the previous run:
Design CED, start of the top module:
module  CED(
  input  clk,
  input  rst,
  input  enable,
  output reg ird,
  input  [7:0] idata,	
  output reg [13:0] iaddr,
  output reg cwr_mag_0,
  output reg [12:0] cdata_mag_wr0,
  output reg crd_mag_0,
  input  [12:0] cdata_mag_rd0,
  output reg [13:0] caddr_mag_0,
  output reg cwr_ang_0,
  output reg [12:0] cdata_ang_wr0,
  output reg crd_ang_0,
  input  [12:0] cdata_ang_rd0,
  output reg [13:0] caddr_ang_0,
  output reg cwr1,
  output reg [12:0] cdata_wr1,
  output reg crd1,
  input  [12:0] cdata_rd1,
  output reg [13:0] caddr_1,
  output reg cwr2,
  output reg [12:0] cdata_wr2,
  output reg [13:0] caddr_2,
  output done
);
  parameter INITIAL = 2'd0;
  parameter LAYER0  = 2'd1;
  parameter LAYER1  = 2'd2;
  parameter LAYER2  = 2'd3;
  parameter READ    = 2'd0;
  parameter EXECUTE = 2'd1;
  parameter WRITE   = 2'd2;
  reg  [2:0]  top_cs;
  reg  [2:0]  top_ns;
  reg  [2:0]  inner_cs;
  reg  [2:0]  inner_ns;
  reg  [13:0] p0_addr;  
  reg  [13:0] p1_addr;  
  reg  [12:0] gx_pixel;
  reg  [12:0] gy_pixel;
  reg  [5:0]  read0_cnt;
  ...
Size: roughly 2400 cells after synthesis, ~390 flip-flops, roughly 180 I/O pins, about 0.023 mm² of cells after synthesis.
Settings: LEC_CHECK=0, CAP_MARGIN=10, CELL_PAD_IN_SITES_DETAIL_PLACEMENT=0, CELL_PAD_IN_SITES_GLOBAL_PLACEMENT=0, CORE_MARGIN=2, CORE_UTILIZATION=72, GPL_ROUTABILITY_DRIVEN=0, GPL_TIMING_DRIVEN=1, MAX_ROUTING_LAYER=met5, MIN_ROUTING_LAYER=met1, PLACE_DENSITY_LB_ADDON=0.22, SETUP_SLACK_MARGIN=-0.31, SLEW_MARGIN=20, TNS_END_PERCENT=10; clock period 4.09 ns.
run.sh (not shown) runs the stock make flow with config.mk's settings and CLKGATE_MAP_FILE=.
The flow for the previous run finished, though final verification flagged negative setup slack.
Changes in the current run relative to the previous run:
--- a/flow/config.mk
+++ b/flow/config.mk
@@ -8,7 +8,7 @@
 export CAP_MARGIN = 10
 export CELL_PAD_IN_SITES_DETAIL_PLACEMENT = 0
-export CELL_PAD_IN_SITES_GLOBAL_PLACEMENT = 0
+export CELL_PAD_IN_SITES_GLOBAL_PLACEMENT = 3
 export CORE_MARGIN = 2
-export CORE_UTILIZATION = 72
+export CORE_UTILIZATION = 58
 export GPL_ROUTABILITY_DRIVEN = 0
 export GPL_TIMING_DRIVEN = 1
@@ -16,5 +16,5 @@
 export MIN_ROUTING_LAYER = met1
 export PLACE_DENSITY_LB_ADDON = 0.22
-export SETUP_SLACK_MARGIN = -0.31
+export SETUP_SLACK_MARGIN = 1.5
 export SLEW_MARGIN = 20
 export TNS_END_PERCENT = 10
==> flow/constraint.sdc <==
create_clock -name core_clock -period 6.26 [get_ports {clk}]
set_input_delay 1.2520 -clock core_clock [delete_from_list [all_inputs] [get_ports {clk}]]
set_output_delay 1.2520 -clock core_clock [all_outputs]
set_load 0.01 [all_outputs]
==> results <==
Stage in which a tool error killed the current run: global placement without I/O. The current run -> the previous run: area of the synthesized netlist per yosys stat delta 0, exact match. Diff the current run..the previous run | post-synthesis share of cell area spent on xor and xnor gates | unchanged. Against the previous run, die size in the current run rose by more than 10%. Delta (the current run minus the previous run): synthesized cell count comparable, area inside the core boundary now larger, overall die height now larger, core utilization before placement now smaller. Note that the width of the die recorded for the current run amounts to 1.11 times the value seen in the previous run. Going from the previous run to the current run, mean cell area of the mapped netlist neither gained nor lost much; number of rows in the core area now larger; netlist area before placement did not really move.

========
CED again, from the RTL that the note above started with.
Settings: LEC_CHECK=0, ABC_AREA=1, CAP_MARGIN=20, CORE_MARGIN=2, CORE_UTILIZATION=72, CTS_CLUSTER_SIZE=92, PLACE_DENSITY=0.35, SLEW_MARGIN=20; clock period 3.59 ns.
The starting point reached the layout checks and failed them: negative setup slack.
Next try:
Settings changed: CTS_CLUSTER_DIAMETER from default to 373, CTS_CLUSTER_SIZE 92 to default, PLACE_DENSITY 0.35 to default, SETUP_SLACK_MARGIN from default to -0.28.
Clock period 3.59 ns to 2.7 ns, I/O delays scaled along.
Effect: With this change the flow ended with an error in clock tree synthesis, error DPL-0033. Area after synthesis stays the same. Die size stays the same. Synthesized cell count is unchanged.
Next try:
Settings changed: ABC_AREA 1 to default, CORE_UTILIZATION 72 to 66, CTS_CLUSTER_DIAMETER 373 to default, SETUP_SLACK_MARGIN -0.28 to default.
Clock period 2.7 ns to 4.14 ns, I/O delays scaled along.
Effect:
- This time the run reached the layout checks and failed them: negative setup slack
- synthesized cell count falls by 21%
- die area rises by 3.3%
- area after synthesis falls by 5.3%
Next try:
Settings changed: CORE_UTILIZATION 66 to 72, PLACE_DENSITY from default to 0.65, TNS_END_PERCENT from default to 80.
Clock period 4.14 ns to 4.1 ns, I/O delays scaled along.
Outcome:
- The changed run finished with negative setup slack left
- power increases by 0.91%
- core utilization increases by 7.7 points
- worst setup slack got worse by 0.60 ns
- routed wire length increases by 33%

========
Setup of run A:
CED again, from the RTL that the note above started with.
Settings: LEC_CHECK=0, CAP_MARGIN=10, CELL_PAD_IN_SITES_DETAIL_PLACEMENT=0, CELL_PAD_IN_SITES_GLOBAL_PLACEMENT=0, CORE_MARGIN=2, CORE_UTILIZATION=71, CTS_CLUSTER_SIZE=37, GPL_ROUTABILITY_DRIVEN=0, GPL_TIMING_DRIVEN=1, MAX_ROUTING_LAYER=met5, MIN_ROUTING_LAYER=met1, PLACE_DENSITY=0.65, SETUP_SLACK_MARGIN=0.61, SLEW_MARGIN=20, TNS_END_PERCENT=10; clock period 3.13 ns.
Run A: aborted in global routing (5_1_grt) (tool error)
#### Input delta (run B over run A)
- SETUP_SLACK_MARGIN removed (was 0.61)
- CORE_UTILIZATION changed from 71 to 72
- CTS_CLUSTER_DIAMETER newly set to 96
- TNS_END_PERCENT changed from 10 to 75
- CTS_CLUSTER_SIZE removed (was 37)
- the clock period (ns, I/O delays scaled along) changed from 3.13 to 4.09
--- outcome ---
In run B the implementation completed, yet the final layout does not meet the checks, the culprit being negative setup slack.
Reported for run A and run B, gate count after technology mapping turned out identical to the last digit.
On worst setup timing slack at the placement stage, run B does better than run A.
Taking run A as the reference, in run B share of the yosys chip area belonging to registers was more or less identical; die outline width went down by 0.68%; multiplexer area fraction after synthesis was more or less identical; initial core utilization went up by 1.7 points; number of instances resized during post-cts repair went down by about 60%.
| floorplan die area | run B vs run A | 1.4% lower |
Run B and run A ended up with roughly the same post-synthesis cell area.
Between run A and run B, the flow reports die height decreasing slightly.
The estimated wirelength of the detail-placed design reported for run B is smaller than that of run A by 8.0%.
Input changes introduced in run C (baseline for comparison: run B):
- CORE_UTILIZATION changed from 72 to 71
- TNS_END_PERCENT changed from 75 to 10
- CTS_CLUSTER_DIAMETER removed (was 96)
- STATUS run=run C STAGES=ALL_DONE FINAL_CHECKS=FAILED CAUSE=negative setup slack
- In the tables for run C and run B, width of the die reads lower with run B.
- Changes observed in run C relative to run B: number of non-filler instances in the completed layout fell about 0.9%; count of antenna diodes in the layout fell 3.
- Against run B, cell area in run C fell by a few percent.
- Per the comparison of run C with run B, aggregate negative setup slack has increased, core utilization went down, sequential share of cell area saw an increase, vias per cell now smaller.
Inputs modified between run C and run D:
- MAX_ROUTING_LAYER removed (was met5)
- GPL_ROUTABILITY_DRIVEN removed (was 0)
- CELL_PAD_IN_SITES_DETAIL_PLACEMENT removed (was 0)
- TNS_END_PERCENT removed (was 10)
- GPL_TIMING_DRIVEN removed (was 1)
- MIN_ROUTING_LAYER removed (was met1)
- CORE_UTILIZATION changed from 71 to 29
- PLACE_DENSITY removed (was 0.65)
- CELL_PAD_IN_SITES_GLOBAL_PLACEMENT removed (was 0)
- CAP_MARGIN changed from 10 to 20
- the clock period (ns, I/O delays scaled along) changed from 4.09 to 7.5
==> comparison <==
- Run D went all the way through the flow, and no timing, DRC or antenna check failed.
- Run C and run D ended up with roughly the same arithmetic-cell share of the synthesized area counting full adders, half adders and majority gates.
- Lower fraction of area in non-clock buffers was reported by run D, not run C.
- Run D: worst hold slack 0.0073 ns below run C
- Delta (run D minus run C): post-cts repair resize count lost 106; total detailed-routing wirelength lost 7.3%; combinational cell area excluding buffers and inverters lost 360 um2.
- Run D vs. run C: routing usage on met1 decreased by 27 points relative to the old numbers; tapcell count increased by about 160% relative to the old numbers; portion of total power attributed to the clock network increased by 5.4 points relative to the old numbers; total die size increased by 140% relative to the old numbers.
Changes in run E relative to run D:
- CTS_CLUSTER_SIZE: unset -> 36
- CORE_UTILIZATION: 29 -> 68
- the clock period (ns, I/O delays scaled along): 7.5 -> 3.37
Results
Max slew at the pin with the worst max-slew slack across run E and run D: run D
Run E vs run D: setup slack down in run E
Run comparison: run D slowest stage cell on the critical path sky130_fd_sc_hd__nor3_1; run E slowest stage cell on the critical path sky130_fd_sc_hd__o21ai_1
In run E relative to run D, number of fill cells had gone down by more than half.
Run E: all stages done; final checks FAILED (negative setup slack).

========
CED again, from the RTL that the note above started with.
## CED
module  CED(
  input  clk,
  input  rst,
  input  enable,
  output reg ird,
  input  [7:0] idata,	
  output reg [13:0] iaddr,
  output reg cwr_mag_0,
  output reg [12:0] cdata_mag_wr0,
  output reg crd_mag_0,
  input  [12:0] cdata_mag_rd0,
  output reg [13:0] caddr_mag_0,
  output reg cwr_ang_0,
  output reg [12:0] cdata_ang_wr0,
  output reg crd_ang_0,
  input  [12:0] cdata_ang_rd0,
  output reg [13:0] caddr_ang_0,
  output reg cwr1,
  output reg [12:0] cdata_wr1,
  output reg crd1,
  input  [12:0] cdata_rd1,
  output reg [13:0] caddr_1,
  output reg cwr2,
  output reg [12:0] cdata_wr2,
  output reg [13:0] caddr_2,
  output done
);
export LEC_CHECK = 0
export CAP_MARGIN = 10
export CELL_PAD_IN_SITES_DETAIL_PLACEMENT = 0
export CELL_PAD_IN_SITES_GLOBAL_PLACEMENT = 3
export CORE_ASPECT_RATIO = 1.51
export CORE_MARGIN = 9
export CORE_UTILIZATION = 62
export GPL_ROUTABILITY_DRIVEN = 1
export GPL_TIMING_DRIVEN = 0
export MAX_ROUTING_LAYER = met4
export MIN_ROUTING_LAYER = met1
export PLACE_DENSITY = 0.79
export SETUP_SLACK_MARGIN = 1.14
export SLEW_MARGIN = 5
export TNS_END_PERCENT = 10
create_clock -name core_clock -period 4.62 [get_ports {clk}]
The first run ended with an error in 3_1_place_gp_skip_io (GPL-0301).
==> next run, changes <==
CAP_MARGIN = 20   (was 10)
CELL_PAD_IN_SITES_DETAIL_PLACEMENT = default   (was 0)
CELL_PAD_IN_SITES_GLOBAL_PLACEMENT = default   (was 3)
CORE_ASPECT_RATIO = default   (was 1.51)
CORE_MARGIN = 2   (was 9)
CORE_UTILIZATION = 29   (was 62)
GPL_ROUTABILITY_DRIVEN = default   (was 1)
GPL_TIMING_DRIVEN = default   (was 0)
MAX_ROUTING_LAYER = default   (was met4)
MIN_ROUTING_LAYER = default   (was met1)
PLACE_DENSITY = default   (was 0.79)
SETUP_SLACK_MARGIN = default   (was 1.14)
SLEW_MARGIN = 20   (was 5)
TNS_END_PERCENT = default   (was 10)
clock period = 4.76 ns   (was 4.62 ns; I/O delays follow)
After rerunning: Now the flow produced a clean layout; synthesized cell count is unchanged; die area rises by 83%; synthesized area is unchanged.
==> next run, changes <==
CORE_UTILIZATION = 72   (was 29)
PLACE_DENSITY = 0.65   (was default)
TNS_END_PERCENT = 75   (was default)
clock period = 4.14 ns   (was 4.76 ns; I/O delays follow)
Effect:
- With this change the flow reached the layout checks and failed them: negative setup slack
- total power came out higher by 11%
- non-clock buffer count came out higher by 90
- clock skew came out higher by 0.0051 ns
- final area came out higher by 1.3%
- worst setup slack got worse by 1.0 ns
- clock-buffer cell count came out lower by 18
- hold slack improved by 0.014 ns
- critical path depth came out higher by 8
==> next run, changes <==
CORE_UTILIZATION = 40   (was 72)
PLACE_DENSITY = default   (was 0.65)
TNS_END_PERCENT = default   (was 75)
clock period = 4.76 ns   (was 4.14 ns; I/O delays follow)
With this change the flow produced a clean layout; utilization goes down by 42 points; global-route usage goes down by 19 points; design area goes down by 3.7%; power goes down by 15%; routed wire length goes down by 26%; via count goes down by 16%; worst hold slack degrades by 0.0039 ns; sequential share of layout area goes up by 1.4 points.
==> next run, changes <==
CELL_PAD_IN_SITES_DETAIL_PLACEMENT = 2   (was default)
clock period = 2.89 ns   (was 4.76 ns; I/O delays follow)
Result:
- The changed run died in 4_1_cts (DPL-0033)
- die area stays the same
- synthesized area does not change
- synthesized cell count is unchanged
Power and IR drop assume default switching activity.
